==> job 5523: inputs <==
==> flow/design.v (excerpt) <==
module apollo_top(
	input clk,
   input rst_n,
	input rs232_rx,	 
	output rs232_tx,	 
	input[7:0] in_ad_data,
	output out_ad_clk,
	output Sftclk,
	output Lchclk,
	output SDout,
	output test1,
	output test2
    );
Settings: LEC_CHECK=0, CAP_MARGIN=10, CORE_ASPECT_RATIO=0.88, CORE_MARGIN=2, CORE_UTILIZATION=72, CTS_CLUSTER_SIZE=47, PLACE_DENSITY_LB_ADDON=0.0, SETUP_SLACK_MARGIN=1.29, SLEW_MARGIN=15; clock period 4.38 ns.
run.sh (not shown) runs the stock make flow with config.mk's settings and CLKGATE_MAP_FILE=.
==> inputs of job 172, as changes to job 5523 <==
==> flow/config.mk (replaced) <==
export PLATFORM = sky130hd
export DESIGN_NAME = apollo_top
export DESIGN_NICKNAME = apollo_top
export VERILOG_FILES = /design/flow/design.v
export SDC_FILE = /design/flow/constraint.sdc
export NUM_CORES = 4
export LEC_CHECK = 0
export CAP_MARGIN = 20
export CORE_MARGIN = 2
export CORE_UTILIZATION = 68
export SLEW_MARGIN = 20
==> flow/constraint.sdc (replaced) <==
create_clock -name core_clock -period 7.86 [get_ports {clk}]
set_input_delay 1.5720 -clock core_clock [delete_from_list [all_inputs] [get_ports {clk}]]
set_output_delay 1.5720 -clock core_clock [all_outputs]
set_load 0.01 [all_outputs]
==> inputs of job 3165, as changes to job 5523 <==
==> flow/config.mk (replaced) <==
export PLATFORM = sky130hd
export DESIGN_NAME = apollo_top
export DESIGN_NICKNAME = apollo_top
export VERILOG_FILES = /design/flow/design.v
export SDC_FILE = /design/flow/constraint.sdc
export NUM_CORES = 4
export LEC_CHECK = 0
export CAP_MARGIN = 20
export CORE_MARGIN = 2
export CORE_UTILIZATION = 72
export CTS_CLUSTER_SIZE = 32
export HOLD_SLACK_MARGIN = -0.09
export SLEW_MARGIN = 20
==> flow/constraint.sdc (replaced) <==
create_clock -name core_clock -period 17.0 [get_ports {clk}]
set_input_delay 3.4000 -clock core_clock [delete_from_list [all_inputs] [get_ports {clk}]]
set_output_delay 3.4000 -clock core_clock [all_outputs]
set_load 0.01 [all_outputs]
==> notes <==
Between job 172 and job 3165, the lower worst setup slack is in job 172 (gap 7300 ps). Job 3165 went through all stages and came out clean. Job 172 went through all stages and came out clean. Job 5523 produced a clean layout. Sequential power, highest first: job 5523, job 172, job 3165. The lowest routed wire length belongs to job 172, the highest to job 5523. Against job 5523, the clock skew of job 3165 is lower by 0.89 ps. The lowest utilization belongs to job 172, the highest to job 5523. Synthesized area is the same in job 3165 and job 172. The highest final cell count belongs to job 172, the lowest to job 3165. The lowest non-clock buffer count belongs to job 172, the highest to job 5523. Of job 172 and job 3165, job 172 has the higher power (gap about 120%, measured against job 3165). In synthesized cell count, job 3165 and job 5523 do not differ. In job 5523 the die size is smaller than in job 172, by 5.5%.


==> v4 <==
Starting RTL as in the previous note.
clock: 11.0 ns
lec_check: 0
abc_area: 0
cap_margin: 20
cell_pad_in_sites_detail_placement: 1
core_aspect_ratio: 0.53
core_margin: 2
core_utilization: 35
gpl_routability_driven: 1
max_routing_layer: met4
min_routing_layer: met1
place_density_lb_addon: 0.26
slew_margin: 20
==> v36 (differences from v4) <==
Settings changed: ABC_AREA 0 to unset, CAP_MARGIN 20 to 10, CELL_PAD_IN_SITES_DETAIL_PLACEMENT 1 to unset, CORE_ASPECT_RATIO 0.53 to unset, CORE_UTILIZATION 35 to 72, CTS_CLUSTER_DIAMETER set to 27, CTS_CLUSTER_SIZE set to 51, GPL_ROUTABILITY_DRIVEN 1 to unset, HOLD_SLACK_MARGIN set to 0.11, MAX_ROUTING_LAYER met4 to unset, MIN_ROUTING_LAYER met1 to unset, PLACE_DENSITY_LB_ADDON 0.26 to 0.0, SETUP_SLACK_MARGIN set to 1.31.
==> flow/constraint.sdc (replaced) <==
create_clock -name core_clock -period 4.41 [get_ports {clk}]
set_input_delay 0.8820 -clock core_clock [delete_from_list [all_inputs] [get_ports {clk}]]
set_output_delay 0.8820 -clock core_clock [all_outputs]
set_load 0.01 [all_outputs]
==> results <==
Outcome: v4 timing/DRC/antenna clean; v36 timing/DRC/antenna clean
Routed wire per std cell: v4 16.8 um; v36 19.7 um
Power density normalized to cell area: v4 152 mW/mm2; v36 504 mW/mm2
Met3 track utilization from global routing: v4 0.0246; v36 0.0523
Net Switching: v4 2.02 mW; v36 6.92 mW
Number of clock buffers in the layout: v4 166; v36 365
Worst hold-check slack: v4 0.352 ns; v36 0.351 ns
Top sig layer: v4 met4; v36 met5
Net count, final: v4 4528; v36 4740
Data-path buffer share of cell area in the final layout: v4 0.00843; v36 0.0143
Cts repair resizes: v4 0; v36 33
Cts bufs inserted: v4 119; v36 292
Vias per std cell: v4 4.93; v36 5.97
Die x size: v4 558 um; v36 285 um
Power is estimated from default activity; no workload was simulated.
